## my_chip
module my_chip (
    input logic [11:0] io_in,  
    output logic [11:0] io_out,  
    input logic clock,
    input logic reset  
);
For scale: roughly 2,800 cells after synthesis, ~0.019 mm^2 of cells after synthesis.
export LEC_CHECK = 0
export ABC_AREA = 1
export CAP_MARGIN = 20
export CORE_MARGIN = 2
export CORE_UTILIZATION = 72
export CTS_CLUSTER_DIAMETER = 61
export CTS_CLUSTER_SIZE = 10
export HOLD_SLACK_MARGIN = 0.28
export PLACE_DENSITY_LB_ADDON = 0.02
export SETUP_SLACK_MARGIN = 0.56
export SLEW_MARGIN = 20
create_clock -name core_clock -period 1.86 [get_ports {clock}]
run.sh (not shown) runs the stock make flow with config.mk's settings and CLKGATE_MAP_FILE=.
The first run failed in clock tree synthesis (4_1_cts) with DPL-0038.
Then changed:
- ABC_AREA: 1 -> not set
- CORE_UTILIZATION: 72 -> 40
- CTS_CLUSTER_DIAMETER: 61 -> not set
- CTS_CLUSTER_SIZE: 10 -> not set
- HOLD_SLACK_MARGIN: 0.28 -> not set
- PLACE_DENSITY_LB_ADDON: 0.02 -> not set
- SETUP_SLACK_MARGIN: 0.56 -> not set
- clock period: 1.86 -> 9.41 ns (I/O delays scaled with it)
This time the run completed with no timing, DRC or antenna violations.
Synthesized cell count drops by 18%.
Synthesized area hardly moves.
Die area increases by about 80%.
Then changed:
- CORE_UTILIZATION: 40 -> 72
- clock period: 9.41 -> 7.74 ns (I/O delays scaled with it)
Outcome: The new run went through all stages and came out clean; design area came out lower by 1.4%; via count came out higher by 3.4%; combinational power came out higher by 36%; power came out higher by 22%; hold slack degrades by 0.041 ns; final cell count came out lower by 9.7%; register-to-register slack degrades by 0.63 ns.

========
my_chip again, from the RTL that the note above started with.
Settings: LEC_CHECK=0, CAP_MARGIN=10, CELL_PAD_IN_SITES_DETAIL_PLACEMENT=1, CELL_PAD_IN_SITES_GLOBAL_PLACEMENT=1, CORE_ASPECT_RATIO=0.82, CORE_MARGIN=3, CORE_UTILIZATION=40, CTS_CLUSTER_DIAMETER=131, GPL_ROUTABILITY_DRIVEN=1, GPL_TIMING_DRIVEN=1, MIN_ROUTING_LAYER=met1, SLEW_MARGIN=25, TNS_END_PERCENT=95; clock period 12.0 ns.
Rerun with:
==> flow/config.mk (replaced) <==
export PLATFORM = sky130hd
export DESIGN_NAME = my_chip
export DESIGN_NICKNAME = my_chip
export VERILOG_FILES = /design/flow/design.v
export SDC_FILE = /design/flow/constraint.sdc
export NUM_CORES = 4
export LEC_CHECK = 0
export CAP_MARGIN = 20
export CORE_MARGIN = 2
export CORE_UTILIZATION = 57
export SLEW_MARGIN = 20
==> flow/constraint.sdc (replaced) <==
create_clock -name core_clock -period 6.06 [get_ports {clock}]
set_input_delay 1.2120 -clock core_clock [delete_from_list [all_inputs] [get_ports {clock}]]
set_output_delay 1.2120 -clock core_clock [all_outputs]
set_load 0.01 [all_outputs]
After rerunning: Now the flow reached the layout checks and failed them: negative setup slack; total power is higher by 120%; worst hold slack gets worse by 0.014 ns; combinational power is higher to 3.0 times its value; utilization is higher by 21 points; register-to-register slack gets worse by 3.2 ns.
Rerun with:
--- a/flow/config.mk
+++ b/flow/config.mk
@@ -6,6 +6,10 @@
 export NUM_CORES = 4
 export LEC_CHECK = 0
+export ABC_AREA = 1
 export CAP_MARGIN = 20
 export CORE_MARGIN = 2
-export CORE_UTILIZATION = 57
+export CORE_UTILIZATION = 72
+export CTS_CLUSTER_SIZE = 74
+export PLACE_DENSITY = 0.35
+export SETUP_SLACK_MARGIN = 1.68
 export SLEW_MARGIN = 20
==> flow/constraint.sdc (replaced) <==
create_clock -name core_clock -period 5.65 [get_ports {clock}]
set_input_delay 1.1300 -clock core_clock [delete_from_list [all_inputs] [get_ports {clock}]]
set_output_delay 1.1300 -clock core_clock [all_outputs]
set_load 0.01 [all_outputs]
Outcome:
- Now the flow did not get past global routing
- die size came out lower by about 20%
- area after synthesis hardly moves
- synthesized cell count increases by 21%
Rerun with:
==> flow/config.mk (replaced) <==
export PLATFORM = sky130hd
export DESIGN_NAME = my_chip
export DESIGN_NICKNAME = my_chip
export VERILOG_FILES = /design/flow/design.v
export SDC_FILE = /design/flow/constraint.sdc
export NUM_CORES = 4
export LEC_CHECK = 0
export CAP_MARGIN = 20
export CORE_MARGIN = 2
export CORE_UTILIZATION = 72
export SETUP_SLACK_MARGIN = -0.49
export SLEW_MARGIN = 20
==> flow/constraint.sdc (replaced) <==
create_clock -name core_clock -period 6.18 [get_ports {clock}]
set_input_delay 1.2360 -clock core_clock [delete_from_list [all_inputs] [get_ports {clock}]]
set_output_delay 1.2360 -clock core_clock [all_outputs]
set_load 0.01 [all_outputs]
- This time the run finished with negative setup slack left
- die size barely changes
- area after synthesis barely changes
- synthesized cell count is lower by about a fifth

========
## north
Starting RTL as in the previous note.
Settings: LEC_CHECK=0, CAP_MARGIN=0, CORE_MARGIN=9, CORE_UTILIZATION=35, GPL_TIMING_DRIVEN=0, MIN_ROUTING_LAYER=met2, PLACE_DENSITY_LB_ADDON=0.05, SETUP_SLACK_MARGIN=1.84, SLEW_MARGIN=20; clock period 13.2 ns.
Input-level comparison between south and north:
Settings: CTS_CLUSTER_DIAMETER: unset -> 400; CTS_CLUSTER_SIZE: unset -> 15; MIN_ROUTING_LAYER: met2 -> unset; GPL_TIMING_DRIVEN: 0 -> unset; SETUP_SLACK_MARGIN: 1.84 -> 0.71; PLACE_DENSITY: unset -> 0.8; CORE_UTILIZATION: 35 -> 72; PLACE_DENSITY_LB_ADDON: 0.05 -> unset; CORE_MARGIN: 9 -> 2; ABC_AREA: unset -> 1; CAP_MARGIN: 0 -> 20; the clock period (ns, I/O delays scaled along): 13.2 -> 5.25.
--- outcome ---
- On global-route wire length before repair: south sits below north.
- Taking north as the reference, in south post-synthesis chip area from yosys has remained practically unchanged, total congestion overflow has remained practically unchanged, register cell area after layout has remained practically unchanged, flip-flop and latch count has remained practically unchanged, setup total negative slack has decreased.
- met3 as the routing layer with the top usage in global route was reported by north, and met2 by south.
- Of south and north, it is south that has the lower setup slack.
- Completing all stages was not enough for south: its layout failed the final checks because of setup timing.
What east does differently from south at the input level:
Settings: removing PLACE_DENSITY (formerly 0.8); changing SETUP_SLACK_MARGIN from 0.71 to 1.98; removing CTS_CLUSTER_SIZE (formerly 15); changing CORE_UTILIZATION from 72 to 66; removing ABC_AREA (formerly 1); removing CTS_CLUSTER_DIAMETER (formerly 400); changing the clock period (ns, I/O delays scaled along) from 5.25 to 7.72.
==> comparison <==
east completed; timing, DRC and antenna clean. End point of the critical path = DUT.node_sorter_ins.output_node[29]: east; end point of the critical path = DUT.node_sorter_ins.output_node[13]: south. [compare] base=south new=east: total power shrank by about 40%; Yosys chip area held steady. Taking south as the reference, in east row count climbed 3, final worst-path cycle share decreased 33 points, worst endpoint required time increased by 2440 ps relative to the old numbers.
Inputs modified between east and west:
Settings: setting CTS_CLUSTER_SIZE to 96 for the first time; changing SETUP_SLACK_MARGIN from 1.98 to 0.56; changing CORE_UTILIZATION from 66 to 72; setting PLACE_DENSITY_LB_ADDON to 0.02 for the first time; setting ABC_AREA to 1 for the first time; changing the clock period (ns, I/O delays scaled along) from 7.72 to 1.86.
==> comparison <==
Taking east as the reference, in west count of unique library cells instantiated by Yosys went down; cell area after synthesis has remained practically unchanged; mean instance size in the synthesized netlist lower.
Of west and east, only west fails to reach the end of the flow.
Compared to east, west was floorplanned on a smaller die.
Compared with east, in west compound-gate portion of the synthesized area now larger, synthesis area per yosys comparable, share of synthesized area spent on multiplexers now smaller, synthesized netlist cell count now larger, I/O pin total comparable.
Power and IR drop assume default switching activity.
